## job 6497
## Cordic
module Cordic #(parameter MODE = 0, STAGES = 8, WIDTH = 16, PHASE_WIDTH = 19)(
input wire                        in_clk,
input wire                        in_rst,
input wire                        in_enable,
input wire    [WIDTH-1:0]         in_x,
input wire    [WIDTH-1:0]         in_y,
input wire    [PHASE_WIDTH-1:0]   in_phase,
output wire                       out_valid,
output wire   [PHASE_WIDTH-1:0]   out_phase,
output wire   [WIDTH-1:0]         out_x,
output wire   [WIDTH-1:0]         out_y
);
localparam	ROTATIONAL = 0, 
			VECTORING  = 1;
wire signed   [WIDTH:0]         xn [STAGES:0];
wire signed   [WIDTH:0]         yn [STAGES:0];
wire signed   [PHASE_WIDTH-1:0]   zn [STAGES:0];
reg signed  [WIDTH:0]         xn_reg [STAGES:0];
reg signed  [WIDTH:0]         yn_reg [STAGES:0];
reg signed  [PHASE_WIDTH-1:0]   zn_reg [STAGES:0];
reg start;
generate
	if(MODE == ROTATIONAL) begin
reg [WIDTH-1:0] temp_x, temp_y;
reg [PHASE_WIDTH-1:0] temp_z;
always @ (posedge in_clk or negedge in_rst) 
begin
 if(!in_rst) begin
	temp_x <= 'b0;
	temp_y <= 'b0;
	temp_z <= 'b0; 
 end else if (start) begin
	temp_x <= in_x;
	temp_y <= in_y;
	temp_z <= in_phase;
	end
end
wire [PHASE_WIDTH-1:0] half_pi = 19'h19220;
wire [PHASE_WIDTH-1:0] z_limit = 19'h1b333;
reg [WIDTH-1:0] adjusted_x, adjusted_y;
reg [PHASE_WIDTH-1:0] adjusted_z;
always @ (*) 
begin
	if(temp_z[PHASE_WIDTH-1] == 1'b0 && temp_z > z_limit) begin
		adjusted_x = ~temp_y + 'b1;
		adjusted_y = temp_x;
		adjusted_z = temp_z - half_pi;
	end 
	else if(temp_z[PHASE_WIDTH-1] == 1'b1 && (~temp_z+19'b1) > z_limit) begin
		adjusted_x = temp_y;
		adjusted_y = ~temp_x + 'b1;
		adjusted_z = temp_z + half_pi;
	end 
	else begin
		adjusted_x = temp_x;
		adjusted_y = temp_y;
		adjusted_z = temp_z;
	end
end
assign xn[0] = {adjusted_x[WIDTH-1], adjusted_x};
assign yn[0] = {adjusted_y[WIDTH-1], adjusted_y};
assign zn[0] = adjusted_z;
end else if(MODE == VECTORING) begin
  ...
Size in the first run: roughly 5600 cells after synthesis, ~540 flip-flops.
Settings: LEC_CHECK=0, CAP_MARGIN=0, CELL_PAD_IN_SITES_DETAIL_PLACEMENT=1, CELL_PAD_IN_SITES_GLOBAL_PLACEMENT=2, CORE_ASPECT_RATIO=1.1, CORE_MARGIN=2, CORE_UTILIZATION=64, CTS_CLUSTER_DIAMETER=203, GPL_TIMING_DRIVEN=1, HOLD_SLACK_MARGIN=0.12, MAX_ROUTING_LAYER=met5, MIN_ROUTING_LAYER=met2, PLACE_DENSITY_LB_ADDON=0.09, SETUP_SLACK_MARGIN=1.43, SLEW_MARGIN=40, TNS_END_PERCENT=25; clock period 6.36 ns.
run.sh (not shown) runs the stock make flow with config.mk's settings and CLKGATE_MAP_FILE=.
Stage in which a tool error killed job 6497: global placement without I/O (3_1_place_gp_skip_io).
> inputs changed (job 6497 -> job 2225)
==> flow/config.mk <==
export PLATFORM = sky130hd
export DESIGN_NAME = Cordic
export DESIGN_NICKNAME = Cordic
export VERILOG_FILES = /design/flow/design.v
export SDC_FILE = /design/flow/constraint.sdc
export NUM_CORES = 4
export LEC_CHECK = 0
export CAP_MARGIN = 20
export CORE_MARGIN = 2
export CORE_UTILIZATION = 72
export SLEW_MARGIN = 20
export TNS_END_PERCENT = 45
==> flow/constraint.sdc <==
create_clock -name core_clock -period 9.57 [get_ports {in_clk}]
set_input_delay 1.9140 -clock core_clock [delete_from_list [all_inputs] [get_ports {in_clk}]]
set_output_delay 1.9140 -clock core_clock [all_outputs]
set_load 0.01 [all_outputs]
--- outcome ---
Job 2225 reached the final stage; the timing, design-rule and antenna checks on its layout passed.
Any difference in area of the mapped netlist between job 2225 and job 6497 is small enough to ignore.
As far as synthesized-area fraction occupied by ao, oa, aoi and oai cells goes, job 6497 and job 2225 are indistinguishable; the numbers are identical.
Taking job 6497 as the reference, in job 2225 number of nets at floorplan closely matched the old numbers; synthesized cell count comparable.
Floorplan die width: job 2225 < job 6497
Setup changes, job 2225 to job 4761
diff --git a/flow/config.mk b/flow/config.mk
--- a/flow/config.mk
+++ b/flow/config.mk
@@ -9,4 +9,5 @@
 export CORE_MARGIN = 2
 export CORE_UTILIZATION = 72
+export PLACE_DENSITY = 0.66
+export SETUP_SLACK_MARGIN = -0.57
 export SLEW_MARGIN = 20
-export TNS_END_PERCENT = 45
==> flow/constraint.sdc <==
create_clock -name core_clock -period 7.61 [get_ports {in_clk}]
set_input_delay 1.5220 -clock core_clock [delete_from_list [all_inputs] [get_ports {in_clk}]]
set_output_delay 1.5220 -clock core_clock [all_outputs]
set_load 0.01 [all_outputs]
- The flow completed for job 4761, but it is not clean: the layout still shows setup timing.
- Looking only at clock network contribution to total cell area, and setting everything else aside, the higher value of job 2225 and job 4761 goes to job 4761.
- Taking job 2225 as the reference, in job 4761 worst clock skew on the final layout went up 11 ps; number of global-route vias before repair shows an increase of 0.56%.
diff inputs: job 4761 => job 739
diff --git a/flow/config.mk b/flow/config.mk
--- a/flow/config.mk
+++ b/flow/config.mk
@@ -6,8 +6,11 @@
 export NUM_CORES = 4
 export LEC_CHECK = 0
-export CAP_MARGIN = 20
+export ABC_AREA = 1
+export CAP_MARGIN = 5
 export CORE_MARGIN = 2
 export CORE_UTILIZATION = 72
-export PLACE_DENSITY = 0.66
-export SETUP_SLACK_MARGIN = -0.57
+export CTS_CLUSTER_DIAMETER = 370
+export HOLD_SLACK_MARGIN = -0.1
+export PLACE_DENSITY = 0.64
+export SETUP_SLACK_MARGIN = 1.28
 export SLEW_MARGIN = 20
==> flow/constraint.sdc <==
create_clock -name core_clock -period 4.87 [get_ports {in_clk}]
set_input_delay 0.9740 -clock core_clock [delete_from_list [all_inputs] [get_ports {in_clk}]]
set_output_delay 0.9740 -clock core_clock [all_outputs]
set_load 0.01 [all_outputs]
--- outcome ---
Job 739: all stages done; final checks FAILED (setup timing). Minimum setup slack in the final design, job 4761 and job 739, higher one = job 4761. Sort job 4761 and job 739 by design area asc -> top: job 4761. Looking at cell with the largest stage delay on the worst path, the sky130_fd_sc_hd__fa_1 result is from job 739; the sky130_fd_sc_hd__fa_2 one comes from job 4761. Taking job 4761 as the reference, in job 739 pin count of the biggest net entering global routing moved down. The global-route usage number comes out lower for job 4761 vs job 739.
